## job 101
==> flow/design.v <==
module control_unit(
    input clk, rst,
    output reg a_sel, b_sel, PP1_CE, PP2_CE, add, PR_CE, PI_CE
);
    parameter S1 = 3'b001,
              S2 = 3'b010,
              S3 = 3'b011,
              S4 = 3'b100,
              S5 = 3'b101;
    reg [2:0] state, next;
    always @(posedge clk or posedge rst) begin
        if (rst)
            state <= S1;
        else
            state <= next;
    end
    always @(*) begin
        next = S1;
        PP1_CE = 0;
        PP2_CE = 0;
        add = 0;
        PR_CE = 0;
        PI_CE = 0;
        a_sel = 0;
        b_sel = 0;
        case (state) 
            S1: begin
					if(!rst)
                next = S2;
                PP1_CE = 1;
            end
            S2: begin
                next = S3;
                a_sel = 1;
                b_sel = 1;					 
                PP2_CE = 1;
            end
            S3: begin
                next = S4;
                b_sel = 1;
                PP1_CE = 1;					
                add = 1;
                PR_CE = 1;
            end
            S4: begin
                next = S5;
                a_sel = 1;
                PP2_CE = 1;
            end
            S5: begin
                next = S1;
                PI_CE = 1;
            end
        endcase
    end
endmodule
module datapath(
    input clk, rst,
    input a_sel, b_sel, PP1_CE, PP2_CE, add, PR_CE, PI_CE,
    input [11:0] ar, ai, br, bi,
    output reg [23:0] Pr, Pi
);
    wire [11:0] a_mux, b_mux;
    reg [23:0] PP1, PP2, PPs;
    wire [23:0] pro;
    assign a_mux = a_sel ? ai : ar;
    assign b_mux = b_sel ? bi : br;
    assign pro = a_mux * b_mux;  
    always @(posedge clk or posedge rst) begin
        if (rst) begin
            PP1 <= 0;
            PP2 <= 0;
        end else begin
            if (PP1_CE) 
                PP1 <= pro;
            if (PP2_CE) 
                PP2 <= pro;
        end
    end
    always @(*) begin
        if (!add)
            PPs = PP1 + PP2;
        else
            PPs = PP1 - PP2;
    end
    always @(posedge clk or posedge rst) begin
        if (rst) begin
            Pr <= 0;
            Pi <= 0;
        end else begin
            if (PR_CE) 
                Pr <= PPs;
            if (PI_CE) 
                Pi <= PPs;
        end
    end
endmodule
module top(
    input rst, clk,
    input [11:0] ar, ai, br, bi,
    output [23:0] Pi, Pr
);
    wire PP1_CE, PP2_CE, a_sel, b_sel, add, PI_CE, PR_CE;
    control_unit uut1(
        .clk(clk),
        .rst(rst),
        .a_sel(a_sel),
        .b_sel(b_sel),
        .PP1_CE(PP1_CE),
        .PP2_CE(PP2_CE),
        .add(add),
        .PR_CE(PR_CE),
        .PI_CE(PI_CE)
    );
    datapath uut2(
        .clk(clk),
        .rst(rst),
        .a_sel(a_sel),
        .b_sel(b_sel),
        .PP1_CE(PP1_CE),
        .PP2_CE(PP2_CE),
        .add(add),
        .PR_CE(PR_CE),
        .PI_CE(PI_CE),
        .ar(ar),
        .ai(ai),
        .br(br),
        .bi(bi),
        .Pr(Pr),
        .Pi(Pi)
    );
endmodule
clock: 2.19 ns
lec_check: 0
abc_area: 1
cap_margin: 40
core_margin: 2
core_utilization: 72
cts_cluster_diameter: 391
cts_cluster_size: 95
slew_margin: 20
run.sh (not shown) runs the stock make flow with config.mk's settings and CLKGATE_MAP_FILE=.
Job 101 did not finish: a tool error stopped it during clock tree synthesis.
Modified inputs, job 102 compared to job 101
- CAP_MARGIN now 20, was 40
- CTS_CLUSTER_SIZE now 96, was 95
- SETUP_SLACK_MARGIN now -0.35, previously not set
- CTS_CLUSTER_DIAMETER now 287, was 391
- the clock period (ns, I/O delays scaled along) now 3.86, was 2.19
==> results <==
Job 102 did not finish; a tool error ended it in global routing. Summary of job 102 over job 101: synthesized instance count ~0 delta, synthesized chip area reported by yosys neither gained nor lost much, placed standard-cell area has decreased, cell area after technology mapping level. Cmp job 102 and job 101 / post-detailed-placement half-perimeter wirelength / lower: job 102. Job 102 against job 101: average cell area after synthesis flat, sequential share of the synthesized area about even, total placed cells including tap cells went down by about 4.5%, pre-CTS setup slack grew by 1.54 ns. Die height essentially unchanged between job 101 and job 102.

========
== run A ==
RTL: the design.v shown in full above, as it stands there.
export LEC_CHECK = 0
export ABC_AREA = 1
export CAP_MARGIN = 20
export CELL_PAD_IN_SITES_DETAIL_PLACEMENT = 2
export CELL_PAD_IN_SITES_GLOBAL_PLACEMENT = 3
export CORE_MARGIN = 4
export CORE_UTILIZATION = 54
export CTS_CLUSTER_DIAMETER = 303
export CTS_CLUSTER_SIZE = 81
export GPL_TIMING_DRIVEN = 1
export HOLD_SLACK_MARGIN = 0.19
export MIN_ROUTING_LAYER = met1
export PLACE_DENSITY_LB_ADDON = 0.1
export SETUP_SLACK_MARGIN = 0.52
export SLEW_MARGIN = 25
create_clock -name core_clock -period 4.86 [get_ports {clk}]
As the logs show, run A stopped at global placement without I/O after a tool error, so it never reached the end of the flow.
> inputs changed (run A -> run B)
# run A
export LEC_CHECK = 0
export ABC_AREA = 1
export CAP_MARGIN = 20
export CELL_PAD_IN_SITES_DETAIL_PLACEMENT = 2
export CELL_PAD_IN_SITES_GLOBAL_PLACEMENT = 3
export CORE_MARGIN = 4
export CORE_UTILIZATION = 54
export CTS_CLUSTER_DIAMETER = 303
export CTS_CLUSTER_SIZE = 81
export GPL_TIMING_DRIVEN = 1
export HOLD_SLACK_MARGIN = 0.19
export MIN_ROUTING_LAYER = met1
export PLACE_DENSITY_LB_ADDON = 0.1
export SETUP_SLACK_MARGIN = 0.52
export SLEW_MARGIN = 25
create_clock -name core_clock -period 4.86 [get_ports {clk}]
# run B
export LEC_CHECK = 0
export ABC_AREA = 1
export CAP_MARGIN = 20
export CELL_PAD_IN_SITES_GLOBAL_PLACEMENT = 3
export CORE_MARGIN = 8
export CORE_UTILIZATION = 17
export PLACE_DENSITY = 0.9
export SETUP_SLACK_MARGIN = -0.26
export SLEW_MARGIN = 20
export TNS_END_PERCENT = 55
create_clock -name core_clock -period 5.28 [get_ports {clk}]
Findings:
The lower floorplan core area of run B and run A is in run A.
The synthesized cell count of run A and that of run B are within noise of each other.
Re post-synthesis chip area from yosys: no difference whatsoever between run B and run A.
In run B the implementation completed, yet the final layout does not meet the checks, the culprit being setup timing.
Summary of run B over run A: xor and xnor fraction of the mapped netlist area saw little to no change, cell row count now sits higher.
Run A -> run B: netlist area before placement flat
Comparing run A with run B, the cell count listed in synth_stat.txt came out essentially unchanged.
The full die area of run B exceeds that of run A by 220%.
Between run B and run A, width of the die is lower for run A, run B comes in above that.
Of run B and run A, the higher vertical die size belongs to run B.
Input changes introduced in run C (baseline for comparison: run B):
# run B
export LEC_CHECK = 0
export ABC_AREA = 1
export CAP_MARGIN = 20
export CELL_PAD_IN_SITES_GLOBAL_PLACEMENT = 3
export CORE_MARGIN = 8
export CORE_UTILIZATION = 17
export PLACE_DENSITY = 0.9
export SETUP_SLACK_MARGIN = -0.26
export SLEW_MARGIN = 20
export TNS_END_PERCENT = 55
create_clock -name core_clock -period 5.28 [get_ports {clk}]
# run C
export LEC_CHECK = 0
export ABC_AREA = 1
export CAP_MARGIN = 20
export CELL_PAD_IN_SITES_GLOBAL_PLACEMENT = 0
export CORE_MARGIN = 2
export CORE_UTILIZATION = 65
export CTS_CLUSTER_DIAMETER = 51
export CTS_CLUSTER_SIZE = 73
export GPL_ROUTABILITY_DRIVEN = 0
export PLACE_DENSITY_LB_ADDON = 0.05
export SETUP_SLACK_MARGIN = 0.29
export SLEW_MARGIN = 20
export TNS_END_PERCENT = 55
create_clock -name core_clock -period 5.28 [get_ports {clk}]
Findings:
In run C the implementation ran to completion but is not tape-out ready, as the final checks report setup timing.
Per the comparison of run C with run B, fraction of area in registers went up by 0.64 points.
Detailed route, run C vs run B: via total higher for run C
The top-level port count on run B is in line with that on run C.
Diff run B and run C: hold slack lower in run B

========
RTL: the design.v shown in full above, as it stands there.
make LEC_CHECK=0 ABC_AREA=1 CAP_MARGIN=20 CORE_MARGIN=2 CORE_UTILIZATION=61 CTS_CLUSTER_SIZE=96 SLEW_MARGIN=20 finish   # period 3.86 ns
The starting point completed and failed the layout checks on negative setup slack.
==> next run, changes <==
Settings changed: ABC_AREA 1 to unset, CORE_UTILIZATION 61 to 40, CTS_CLUSTER_SIZE 96 to unset.
Clock period 3.86 ns to 7.0 ns, I/O delays scaled along.
=> The new run completed with no timing, DRC or antenna violations; global-route usage drops by 13 points; synthesized area drops by a few percent; via count drops by about a fifth; routed wire length drops by about a fifth; core utilization drops by 35 points; final area drops by about a fifth.
==> next run, changes <==
Settings changed: CORE_ASPECT_RATIO set to 0.5, CORE_MARGIN 2 to 10, CORE_UTILIZATION 40 to 63, CTS_CLUSTER_DIAMETER set to 270, CTS_CLUSTER_SIZE set to 98, HOLD_SLACK_MARGIN set to -0.07, TNS_END_PERCENT set to 15.
What happened:
- die area went down by 18%
- setup slack gets worse by 0.13 ns
- cell area went down by 1.6%
==> next run, changes <==
Settings changed: CORE_ASPECT_RATIO 0.5 to unset, CORE_MARGIN 10 to 5, CORE_UTILIZATION 63 to 31, CTS_CLUSTER_DIAMETER 270 to unset, CTS_CLUSTER_SIZE 98 to 39, HOLD_SLACK_MARGIN -0.07 to unset, MAX_ROUTING_LAYER set to met4, TNS_END_PERCENT 15 to 50.
After rerunning: Final cell count went up by about 15%. Core utilization went down by 38 points. Count of clock-buffer cells in the layout stays the same.
==> next run, changes <==
Settings changed: CORE_MARGIN 5 to 10, CORE_UTILIZATION 31 to 63, CTS_CLUSTER_DIAMETER set to 270, CTS_CLUSTER_SIZE 39 to 98, HOLD_SLACK_MARGIN set to 0.3, MAX_ROUTING_LAYER met4 to unset, TNS_END_PERCENT 50 to 15.
What happened: Clock-buffer cell count came out higher by 2; via count came out higher by 3.7%; clock skew is about the same; global-route usage rises by 9.8 points; worst hold slack gains 0.0034 ns; final cell count drops by 13%; fmax rose by 1.0%.

========
== wip/violet ==
// top: RTL as listed in full above, without the edits since
export LEC_CHECK = 0
export CAP_MARGIN = 20
export CORE_MARGIN = 2
export CORE_UTILIZATION = 40
export SLEW_MARGIN = 20
create_clock -name core_clock -period 6.62 [get_ports {clk}]
> inputs changed (wip/violet -> wip/xenon)
# wip/violet
export LEC_CHECK = 0
export CAP_MARGIN = 20
export CORE_MARGIN = 2
export CORE_UTILIZATION = 40
export SLEW_MARGIN = 20
create_clock -name core_clock -period 6.62 [get_ports {clk}]
# wip/xenon
export LEC_CHECK = 0
export CAP_MARGIN = 40
export CORE_MARGIN = 2
export CORE_UTILIZATION = 72
export SLEW_MARGIN = 20
create_clock -name core_clock -period 3.75 [get_ports {clk}]
- For wip/xenon, the flow was terminated by a tool error in clock tree synthesis (4_1_cts) and produced no final design.
- Height of the chip for wip/xenon is lower than for wip/violet.
- [compare] base=wip/violet new=wip/xenon: x dimension of the die went down by about 25%; number of nets at floorplan has remained practically unchanged.
- wip/xenon vs wip/violet: fraction of the core area occupied by cells at floorplan up
- wip/xenon ends up with a die size that is 12,000 um^2 lower than in wip/violet.
- Against wip/violet, post-detailed-placement half-perimeter wirelength in wip/xenon rose by more than 10%.
Input changes introduced in wip/tundra (baseline for comparison: wip/xenon):
# wip/xenon
export LEC_CHECK = 0
export CAP_MARGIN = 40
export CORE_MARGIN = 2
export CORE_UTILIZATION = 72
export SLEW_MARGIN = 20
create_clock -name core_clock -period 3.75 [get_ports {clk}]
# wip/tundra
export LEC_CHECK = 0
export CAP_MARGIN = 20
export CORE_MARGIN = 2
export CORE_UTILIZATION = 50
export SLEW_MARGIN = 20
create_clock -name core_clock -period 6.62 [get_ports {clk}]
Notes after the runs:
No stage failed in wip/tundra, and the final checks on the layout all came back clean. The floorplan core area of wip/tundra is higher than that of wip/xenon. Of wip/xenon and wip/tundra, wip/tundra shows the lower pre-placement core utilization, with wip/xenon above it. wip/tundra vs. wip/xenon: overall chip area climbed 42%, number of instances in the placed design +23, die height rose by about 20%, area fraction in full adders, half adders and majority gates barely changed.

========
## north
RTL: the design.v shown in full above, as it stands there.
clock: 5.16 ns
lec_check: 0
cap_margin: 20
cell_pad_in_sites_detail_placement: 2
cell_pad_in_sites_global_placement: 3
core_margin: 4
core_utilization: 40
gpl_timing_driven: 0
hold_slack_margin: 0.19
min_routing_layer: met1
place_density: 0.76
slew_margin: 35
Completing all stages was not enough for north: its layout failed the final checks because of negative setup slack.
Input changes introduced in south (baseline for comparison: north):
Settings: a deleted HOLD_SLACK_MARGIN that had been 0.19; a deleted PLACE_DENSITY that had been 0.76; a change of CORE_UTILIZATION from 40 to 66; a deleted GPL_TIMING_DRIVEN that had been 0; a deleted CELL_PAD_IN_SITES_GLOBAL_PLACEMENT that had been 3; a deleted CELL_PAD_IN_SITES_DETAIL_PLACEMENT that had been 2; an added CTS_CLUSTER_DIAMETER of 51; a change of SLEW_MARGIN from 35 to 20; a deleted MIN_ROUTING_LAYER that had been met1; a change of CORE_MARGIN from 4 to 2; a change of the clock period (ns, I/O delays scaled along) from 5.16 to 5.51.
## What came out
- Complete run, failing final checks: south, reason negative setup slack.
- Diff north -> south: maximum fanout along the worst path saw an increase; met3 global-route usage increased 3.0 points.
- south against north: non-clock buffer count now sits higher; routed wire length now sits lower; pin count of the biggest net entering global routing now sits higher.
- south against north: clock skew decreased by 12 ps relative to the old numbers, first-iteration DRC count increased by about 120% relative to the old numbers, global-route usage increased by 10 points relative to the old numbers.
Setup changes, south to east
Settings: setting CTS_CLUSTER_SIZE to 21 for the first time; changing CTS_CLUSTER_DIAMETER from 51 to 361; changing CORE_UTILIZATION from 66 to 58; changing the clock period (ns, I/O delays scaled along) from 5.51 to 7.0.
[summary]
- east: PASS, flow complete, no timing, DRC or antenna violations
- east: share of the clock period used by the worst path lower than south
- Number of logic gates: south vs east — no meaningful difference
- From south to east the numbers moved as follows: post-detailed-routing wire length went down 41%, buffer count excluding the clock tree in the final layout went down 47%, non-filler instance count after layout went down 130.
- east leaves more setup margin than south.
- Re area after synthesis: no difference whatsoever between east and south.
- Changes observed in east relative to south: register share of the cell area grew by 3.1 points, total number of vias shrank by 26%.
- The run showing the greater standard cell area after detailed placement is south.
- Net count of the finished layout was higher in south than in east.
#### Input delta (west over east)
Settings: CORE_MARGIN now 5, was 2; GPL_TIMING_DRIVEN now 0, previously not set; TNS_END_PERCENT now 50, previously not set; CTS_CLUSTER_DIAMETER no longer set, was 361; SLEW_MARGIN now 10, was 20; ABC_AREA now 1, previously not set; MAX_ROUTING_LAYER now met5, previously not set; MIN_ROUTING_LAYER now met2, previously not set; GPL_ROUTABILITY_DRIVEN now 0, previously not set; CORE_UTILIZATION now 31, was 58; SETUP_SLACK_MARGIN now 2.01, previously not set; CTS_CLUSTER_SIZE now 39, was 21; CORE_ASPECT_RATIO now 0.89, previously not set.
Findings:
Every stage of west finished as expected; the final checks, on the other hand, flagged design-rule violations, which means the layout fails. Area: west vs east -> west larger. west reports a higher met3 track demand over resource than east does. Going from east to west, global-route track usage on met1 decreased 36 points; layout overhead on the synthesized area increased 16 points. Of the two values seen for launch point of the worst path, ai[7] was produced by east and bi[5] by west.

========
== P ==
RTL: the design.v shown in full above, as it stands there.
export LEC_CHECK = 0
export ABC_AREA = 1
export CAP_MARGIN = 20
export CORE_MARGIN = 2
export CORE_UTILIZATION = 72
export CTS_CLUSTER_DIAMETER = 390
export CTS_CLUSTER_SIZE = 96
export SETUP_SLACK_MARGIN = -0.38
export SLEW_MARGIN = 20
create_clock -name core_clock -period 3.86 [get_ports {clk}]
P never completed, since it errored out during global routing.
What Q does differently from P at the input level:
- removing SETUP_SLACK_MARGIN (formerly -0.38)
- removing CTS_CLUSTER_SIZE (formerly 96)
- changing CORE_UTILIZATION from 72 to 17
- removing ABC_AREA (formerly 1)
- removing CTS_CLUSTER_DIAMETER (formerly 390)
- changing the clock period (ns, I/O delays scaled along) from 3.86 to 7.64
[summary]
Q has completed all stages; timing, DRC and antenna checks passed. Diff P -> Q | summed standard-cell area reported by yosys | decrease of 6.1%. Delta (Q minus P): routability congestion estimate from global placement lower, die size went up by 290%. Taking Q over P, the area after synthesis ratio works out to 0.939. Of P and Q, the higher half-perimeter wire length after placement belongs to P.
Modified inputs, R compared to Q
- swapping 17 for 63 in CORE_UTILIZATION
- putting CTS_CLUSTER_SIZE at 98 where nothing was set
- putting CTS_CLUSTER_DIAMETER at 270 where nothing was set
- swapping 7.64 for 7.0 in the clock period (ns, I/O delays scaled along)
[summary]
R ended with every stage complete and zero timing, DRC or antenna violations. On layout clock buffer count, the lower figure sits with Q, not R. Re synthesized area: no difference whatsoever between Q and R. Against Q, R reports a worst setup slack after layout that is lower. Going from Q to R, logic depth of the worst setup path including buffers increased by 1 relative to the old numbers, final standard cell area without fillers moved down.
## Diff of input files: S against R
- CTS_CLUSTER_SIZE no longer set, was 98
- CORE_UTILIZATION now 40, was 63
- CORE_MARGIN now 5, was 2
- MAX_ROUTING_LAYER now met4, previously not set
- CTS_CLUSTER_DIAMETER no longer set, was 270
==> results <==
S against R: slack of the critical path went down 0.0097 ns, post-route cell area went up about 0.9%, share of the clock period used by the worst path held, number of non-clock buffers in the layout went down about 2.7%.
The termination of the worst setup path comes out uut2.PP1[16]$_DFFE_PP0P_ in one run and uut2.PP2[16]$_DFFE_PP0N_ in the other, namely in S and R respectively.
S -> R: yosys stat cell total delta 0, exact match
## Diff of input files: T against S
- an added GPL_ROUTABILITY_DRIVEN of 0
- a change of CORE_UTILIZATION from 40 to 31
- an added ABC_AREA of 1
- an added CTS_CLUSTER_SIZE of 39
- an added TNS_END_PERCENT of 50
- a change of SLEW_MARGIN from 20 to 10
- an added MIN_ROUTING_LAYER of met2
- an added SETUP_SLACK_MARGIN of 2.01
## What came out
Between T and S, it is T whose time the worst path needs with I/O delays and setup is lower, by 1.03 ns. Relative to S, cell count of the worst reg-to-reg path increased by 20% in T. Diff S -> T: synthesized cell count has increased, final-stage net count has increased, total setup buffers inserted after CTS has increased. On T: count of multi-input gates is 223 higher than what S gave. S vs T, dominant non-sequential cell family after synthesis: adder cells vs simple AND/OR/NAND/NOR gates. Synthesized area, T vs S: up by a few percent. The mean number of vias per cell number comes out lower for S vs T. Going from S to T, the setup slack was found to have gone up by 1.03 ns. Between S and T, Yosys chip area increased.
